==> onyx: inputs <==
// alu
module alu(
		input  FPUCLK,
		input  [31:0] A, B,
		input  [2:0]  CTRL,
		output reg [31:0] OUT
	);
Settings: LEC_CHECK=0, CAP_MARGIN=20, CELL_PAD_IN_SITES_DETAIL_PLACEMENT=0, CELL_PAD_IN_SITES_GLOBAL_PLACEMENT=0, CORE_MARGIN=2, CORE_UTILIZATION=72, CTS_CLUSTER_DIAMETER=386, CTS_CLUSTER_SIZE=36, GPL_ROUTABILITY_DRIVEN=1, GPL_TIMING_DRIVEN=1, MIN_ROUTING_LAYER=met1, SLEW_MARGIN=10; clock period 4.41 ns.
run.sh (not shown) runs the stock make flow with config.mk's settings and CLKGATE_MAP_FILE=.
==> inputs of sierra, as changes to onyx <==
ABC_AREA = 1   (was default)
CELL_PAD_IN_SITES_DETAIL_PLACEMENT = default   (was 0)
CELL_PAD_IN_SITES_GLOBAL_PLACEMENT = default   (was 0)
CORE_UTILIZATION = 71   (was 72)
CTS_CLUSTER_DIAMETER = 320   (was 386)
CTS_CLUSTER_SIZE = 17   (was 36)
GPL_ROUTABILITY_DRIVEN = default   (was 1)
GPL_TIMING_DRIVEN = default   (was 1)
HOLD_SLACK_MARGIN = -0.1   (was default)
MIN_ROUTING_LAYER = default   (was met1)
PLACE_DENSITY = 0.66   (was default)
SLEW_MARGIN = 20   (was 10)
==> flow/constraint.sdc (replaced) <==
create_clock -name core_clock -period 4.64 [get_ports {FPUCLK}]
set_input_delay 0.9280 -clock core_clock [delete_from_list [all_inputs] [get_ports {FPUCLK}]]
set_output_delay 0.9280 -clock core_clock [all_outputs]
set_load 0.01 [all_outputs]
==> inputs of juniper, as changes to onyx <==
CELL_PAD_IN_SITES_DETAIL_PLACEMENT = default   (was 0)
CELL_PAD_IN_SITES_GLOBAL_PLACEMENT = default   (was 0)
CORE_UTILIZATION = 62   (was 72)
CTS_CLUSTER_DIAMETER = default   (was 386)
CTS_CLUSTER_SIZE = default   (was 36)
GPL_ROUTABILITY_DRIVEN = default   (was 1)
GPL_TIMING_DRIVEN = default   (was 1)
MIN_ROUTING_LAYER = default   (was met1)
SETUP_SLACK_MARGIN = 0.38   (was default)
SLEW_MARGIN = 20   (was 10)
TNS_END_PERCENT = 5   (was default)
==> flow/constraint.sdc (replaced) <==
create_clock -name core_clock -period 1.26 [get_ports {FPUCLK}]
set_input_delay 0.2520 -clock core_clock [delete_from_list [all_inputs] [get_ports {FPUCLK}]]
set_output_delay 0.2520 -clock core_clock [all_outputs]
set_load 0.01 [all_outputs]
==> results <==
|  | sierra | onyx | juniper |
|---|---|---|---|
| Result of the run | complete, but fails checks | did not finish | did not finish |
| Failing step | - | global routing | global routing |
| Violated checks | setup timing | - | - |
| Fraction of synthesized area in multiplexers | 0.548% | 7.13% | 7.13% |
| Height of the die | 147 µm | 145 µm | 156 µm |
| Ys cells | 1817 | 1461 | 1461 |
| Width of the chip | 147 µm | 145 µm | 156 µm |
| Worst-case setup slack after placement | -265 ps | -704 ps | -3840 ps |
| Syn avg cell area | 8.04 µm² | 9.84 µm² | 9.84 µm² |
| Resize count post-CTS | 15 | 61 | 297 |
| Adder Area Share | 5.47% | 5.55% | 5.55% |
| Post-DP HPWL | 32100 µm | 29600 µm | 32000 µm |
| Gate Count Post-Synth | 1817 | 1461 | 1461 |
| Aoi share | 19.4% | 19.9% | 19.9% |
| Top-count cell post-synth | nand2_1 | edfxtp_1 | edfxtp_1 |
| Setup fix buffers added after clock tree synthesis | 7 | 24 | 27 |
| Inserted Clock Buffers | 16 | 9 | 23 |
| Initial cell density of the core | 72.2% | 73.7% | 63.3% |
| Final weighted congestion in routability-driven placement | 1.06 | 1.03 | 1.01 |
| Standard-cell rows | 52 | 51 | 55 |
| Post-placement cell area | 16000 µm² | 16800 µm² | 18400 µm² |
| Sequential fraction of the synthesis area | 42.8% | 43.4% | 43.4% |
| Simple-gate share of the synthesized area | 20.8% | 16.4% | 16.4% |
| Total die size | 21700 µm² | 21100 µm² | 24400 µm² |


==> xenon: inputs <==
alu again, from the RTL that the note above started with.
make LEC_CHECK=0 CAP_MARGIN=20 CORE_MARGIN=2 CORE_UTILIZATION=69 SLEW_MARGIN=20 finish   # period 5.38 ns
==> inputs of ember, as changes to xenon <==
- CORE_UTILIZATION: 69 -> 66
- CTS_CLUSTER_DIAMETER: not set -> 270
- GPL_ROUTABILITY_DRIVEN: not set -> 1
- HOLD_SLACK_MARGIN: not set -> 0.22
- PLACE_DENSITY: not set -> 0.51
- SETUP_SLACK_MARGIN: not set -> 1.06
- TNS_END_PERCENT: not set -> 100
==> flow/constraint.sdc (replaced) <==
create_clock -name core_clock -period 4.32 [get_ports {FPUCLK}]
set_input_delay 0.8640 -clock core_clock [delete_from_list [all_inputs] [get_ports {FPUCLK}]]
set_output_delay 0.8640 -clock core_clock [all_outputs]
set_load 0.01 [all_outputs]
==> results <==
xenon reached the layout checks and failed them: negative setup slack. ember completed, yet does not pass: negative setup slack.
Sequential cell count is the same in ember and xenon.
Against xenon, the sequential power of ember is larger by 23%.
In ember the global-route usage is higher than in xenon, by 6.9 points.
Of ember and xenon, xenon has the higher sequential share of layout area (gap 4.4 points).
In ember the non-clock buffer count is higher than in xenon, by 139.
Of xenon and ember, ember has the higher clock power (gap about 28%, measured against ember).
Critical path depth: ember is higher than xenon (3).


==> job 9628 <==
alu again, from the RTL that the note above started with.
Design alu, start of the top module:
module alu(
		input  FPUCLK,
		input  [31:0] A, B,
		input  [2:0]  CTRL,
		output reg [31:0] OUT
	);
clock: 5.5 ns
lec_check: 0
cap_margin: 20
cell_pad_in_sites_detail_placement: 0
core_aspect_ratio: 1.12
core_margin: 2
core_utilization: 16
cts_cluster_size: 76
gpl_timing_driven: 1
min_routing_layer: met2
place_density_lb_addon: 0.19
setup_slack_margin: 0.57
slew_margin: 25
==> inputs of job 7039, as changes to job 9628 <==
CELL_PAD_IN_SITES_DETAIL_PLACEMENT = unset   (was 0)
CORE_ASPECT_RATIO = unset   (was 1.12)
CORE_UTILIZATION = 71   (was 16)
CTS_CLUSTER_DIAMETER = 188   (was unset)
CTS_CLUSTER_SIZE = 17   (was 76)
GPL_TIMING_DRIVEN = unset   (was 1)
MIN_ROUTING_LAYER = unset   (was met2)
PLACE_DENSITY_LB_ADDON = unset   (was 0.19)
SETUP_SLACK_MARGIN = 1.34   (was 0.57)
SLEW_MARGIN = 20   (was 25)
==> flow/constraint.sdc (replaced) <==
create_clock -name core_clock -period 5.15 [get_ports {FPUCLK}]
set_input_delay 1.0300 -clock core_clock [delete_from_list [all_inputs] [get_ports {FPUCLK}]]
set_output_delay 1.0300 -clock core_clock [all_outputs]
set_load 0.01 [all_outputs]
==> inputs of job 711, as changes to job 9628 <==
CAP_MARGIN = 10   (was 20)
CELL_PAD_IN_SITES_DETAIL_PLACEMENT = 2   (was 0)
CELL_PAD_IN_SITES_GLOBAL_PLACEMENT = 1   (was unset)
CORE_ASPECT_RATIO = 1.71   (was 1.12)
CORE_UTILIZATION = 42   (was 16)
CTS_CLUSTER_DIAMETER = 386   (was unset)
CTS_CLUSTER_SIZE = unset   (was 76)
GPL_ROUTABILITY_DRIVEN = 1   (was unset)
HOLD_SLACK_MARGIN = 0.05   (was unset)
MAX_ROUTING_LAYER = met4   (was unset)
PLACE_DENSITY_LB_ADDON = unset   (was 0.19)
SETUP_SLACK_MARGIN = unset   (was 0.57)
==> flow/constraint.sdc (replaced) <==
create_clock -name core_clock -period 7.83 [get_ports {FPUCLK}]
set_input_delay 1.5660 -clock core_clock [delete_from_list [all_inputs] [get_ports {FPUCLK}]]
set_output_delay 1.5660 -clock core_clock [all_outputs]
set_load 0.01 [all_outputs]
==> inputs of job 9522, as changes to job 9628 <==
CELL_PAD_IN_SITES_DETAIL_PLACEMENT = unset   (was 0)
CORE_ASPECT_RATIO = unset   (was 1.12)
CORE_UTILIZATION = 72   (was 16)
CTS_CLUSTER_SIZE = unset   (was 76)
GPL_TIMING_DRIVEN = unset   (was 1)
MIN_ROUTING_LAYER = unset   (was met2)
PLACE_DENSITY_LB_ADDON = unset   (was 0.19)
SETUP_SLACK_MARGIN = unset   (was 0.57)
SLEW_MARGIN = 20   (was 25)
TNS_END_PERCENT = 5   (was unset)
==> flow/constraint.sdc (replaced) <==
create_clock -name core_clock -period 1.26 [get_ports {FPUCLK}]
set_input_delay 0.2520 -clock core_clock [delete_from_list [all_inputs] [get_ports {FPUCLK}]]
set_output_delay 0.2520 -clock core_clock [all_outputs]
set_load 0.01 [all_outputs]
==> comparison table <==
metric	job 9522	job 7039	job 711	job 9628
Proportion of total power due to net switching	-	-	0.428	0.397
Hold wc startpoint	-	-	BSIGN0	CTRL1[0]
Signal buffers share of area	-	-	0.0789	0.111
Critical Path Source Type	-	-	flop	flop
Sum of internal, switching and leakage power	-	-	5.47 mW	8.61 mW
Floorplan core area	19500 µm²	20000 µm²	33700 µm²	89300 µm²
Fill cell total of the finished layout	-	-	3534	9627
Clock buffer count in the final layout	-	-	24	28
Final worst path period need	-	-	6.93 ns	4.94 ns
Multi-input combinational area share	-	-	0.458	0.427
Last element of the critical path	-	-	RESM[23]	RESM[23]
Sequential power	-	-	1.73 mW	2.41 mW
TritonRoute pass-1 iters	-	-	8	20
Pre-CTS setup slack	-4.09 ns	-0.0690 ns	1.07 ns	0.208 ns
Clock latency on the worst-skew pair	-	-	0.56 ns	0.59 ns
TritonCTS clock tree	-	-	yes	yes
WP data required	-	-	8.10 ns	5.81 ns
Gate power share	-	-	0.481	0.498
DRC violations left	-	-	0	0
Leakage	-	-	5.92 nW	6.60 nW
Worst Slack Setup Final	-	-	0.898 ns	0.563 ns
Status	stopped before the end	stopped before the end	complete, no violations	complete, no violations
Last stage reached	clock tree synthesis	global routing	-	-
Worst path slowest cell	-	-	mux2_2	or4_1
No activity file was given, so power comes from the tool's default toggle rates.
